Setup of run 1:
Design Circle_Area_Calculator, start of the top module:
module Circle_Area_Calculator(clk, rst, radius, area);
  input wire clk, rst;
  input wire [31:0] radius;
  output reg [31:0] area;
  wire [31:0] Square_radius, Result;
  parameter Pi = 32'b01000000010010010000111111010000;
  FloatMultiplier_rounding FM0(.Multiplicand(radius), .Multiplier(radius), .Result(Square_radius));
  FloatMultiplier_rounding FM1(.Multiplicand(Square_radius), .Multiplier(Pi), .Result(Result));
  always @(posedge clk) begin
	if(rst) begin
		area[31:0] <= 1'b0;
	end else begin
		area[31:0] <= Result[31:0];
	end
  end
endmodule
For scale: about 4,300 cells after synthesis, ~31 flip-flops, ~66 I/O pins, ~0.032 mm² of cells after synthesis.
export LEC_CHECK = 0
export ABC_AREA = 0
export CAP_MARGIN = 30
export CELL_PAD_IN_SITES_DETAIL_PLACEMENT = 1
export CELL_PAD_IN_SITES_GLOBAL_PLACEMENT = 1
export CORE_ASPECT_RATIO = 0.79
export CORE_MARGIN = 2
export CORE_UTILIZATION = 27
export CTS_CLUSTER_DIAMETER = 74
export CTS_CLUSTER_SIZE = 14
export GPL_TIMING_DRIVEN = 0
export HOLD_SLACK_MARGIN = 0.07
export MAX_ROUTING_LAYER = met5
export MIN_ROUTING_LAYER = met2
export PLACE_DENSITY_LB_ADDON = 0.09
export SETUP_SLACK_MARGIN = -0.45
export SLEW_MARGIN = 15
export TNS_END_PERCENT = 25
create_clock -name core_clock -period 38.0 [get_ports {clk}]
run.sh (not shown) runs the stock make flow with config.mk's settings and CLKGATE_MAP_FILE=.
The flow did not stop early for run 1: all stages ran, and the layout cleared the timing, DRC and antenna checks.
--- input diff run 1..run 2 ---
Settings: clearing CTS_CLUSTER_SIZE, which used to be 14; clearing HOLD_SLACK_MARGIN, which used to be 0.07; clearing CELL_PAD_IN_SITES_DETAIL_PLACEMENT, which used to be 1; clearing CTS_CLUSTER_DIAMETER, which used to be 74; clearing CELL_PAD_IN_SITES_GLOBAL_PLACEMENT, which used to be 1; clearing CORE_ASPECT_RATIO, which used to be 0.79; swapping 27 for 58 in CORE_UTILIZATION; clearing PLACE_DENSITY_LB_ADDON, which used to be 0.09; clearing SETUP_SLACK_MARGIN, which used to be -0.45; clearing TNS_END_PERCENT, which used to be 25; clearing MIN_ROUTING_LAYER, which used to be met2; clearing ABC_AREA, which used to be 0; swapping 15 for 20 in SLEW_MARGIN; swapping 30 for 20 in CAP_MARGIN; clearing GPL_TIMING_DRIVEN, which used to be 0; clearing MAX_ROUTING_LAYER, which used to be met5; swapping 38.0 for 19.7 in the clock period (ns, I/O delays scaled along).
Notes after the runs:
- In run 2 the implementation completed, yet the final layout does not meet the checks, the culprit being setup timing.
- Post-layout instance area: higher on run 2
- Against run 1, run 2 reports a wire length of the first global-routing pass that is lower.
- The lower non-clock buffer count came out of run 1.
- Run 1 has a higher final wirelength than run 2.
- Clock-buffer cell count: run 1 and run 2 compared, higher one is run 2
- Run 2 vs. run 1: number of optimization iterations in the first detailed-route pass went up, total number of sequential cells level, data required time of the worst path now sits lower.
For run 3, these inputs were changed with respect to run 2:
Settings: changing CORE_UTILIZATION from 58 to 59; changing the clock period (ns, I/O delays scaled along) from 19.7 to 29.0.
--- outcome ---
Run 3 | stages: all done | timing, DRC, antenna: all pass. Summary of run 3 over run 2: per-cell routed wire length down 2.4 µm, tally of non-filler cells in the final layout down about 17%. Run 3 ended up with a lower length of routed met2 wiring than run 2 did. Sort run 2 and run 3 by relative max-transition margin, ascending, and run 3 comes first. Run 3 against run 2: wire length of the first global-routing pass decreased 33,000 µm; global-route usage decreased 6.8 points; cell depth of the worst setup path essentially unchanged; cell area decreased 18%.
Input-level comparison between run 4 and run 3:
Settings: changing CORE_UTILIZATION from 59 to 50; setting CTS_CLUSTER_SIZE to 97 for the first time; changing the clock period (ns, I/O delays scaled along) from 29.0 to 27.1.
[summary]
On worst-margin pin slew: between run 3 and run 4, it ends up lower for run 4.
From the logs: run 4 reached the end of the flow and failed the layout checks with setup timing.
Wire: run 4 routes more than run 3
Run 4: number of nets at the end of the flow higher than run 3
For run 5, these inputs were changed with respect to run 4:
Settings: PLACE_DENSITY now 0.37, previously not set; CORE_UTILIZATION now 68, was 50; the clock period (ns, I/O delays scaled along) now 29.6, was 27.1.
Results
Of run 5 and run 4, only run 5 finishes the flow clean.
Comparing run 4 against run 5, there is no change at all in yosys-reported design area after synthesis.
Run 4 → run 5: measured slew at the worst slew-check pin went up by 20 ps, sequential share of layout area saw an increase, worst hold slack went up by 500 ps, proportion of final cell area spent on non-clock buffers down 11 points, non-clock buffer count now smaller.
Wire length (higher): run 4
Of the two candidates, run 4 has the worse first-pass GRT wire length and run 5 the better one.
NOTE critical path depth in cells run 4->run 5 decreased slightly
Worst slew slack as a fraction of its limit came out lower on run 5 than on run 4.
Of the two values seen for slowest library cell on the worst path, fa_2 was produced by run 5 and fa_1 by run 4.
Looking at cell area, run 5 sits below run 4.
Here is what was changed in the inputs of run 6 compared with run 5.
Settings: changing CORE_UTILIZATION from 68 to 58; removing PLACE_DENSITY (formerly 0.37); removing CTS_CLUSTER_SIZE (formerly 97); setting ABC_AREA to 1 for the first time; changing the clock period (ns, I/O delays scaled along) from 29.6 to 24.5.
Findings:
- STATUS run=run 6 STAGES=ALL_DONE FINAL_CHECKS=FAILED CAUSE=setup timing
- In summary, run 5 completed successfully, with a layout that passed the timing, DRC and antenna checks.
- Run 6 vs run 5, met1 routed wirelength after detailed routing went up by 15%.
- Against run 5, routed wire length in run 6 came out worse.
- Post-layout instance area deteriorates in run 6 relative to run 5.
- Comparing run 6 and run 5, the lower standard-cell row count is on run 5.
- Largest net degree at the start of global routing ended up 9 lower on run 6 than on run 5.
- Run 6 ended with more count of clock-buffer cells in the layout than run 5.
- Fraction of the mapped netlist area in simple logic gates ended up 1.4 points higher on run 6 than on run 5.
- Per the comparison of run 6 with run 5, worst hold slack across all endpoints moved down, wire length of the first global-routing pass picked up an extra about 12%, number of instances in the synthesized netlist went up by 748.
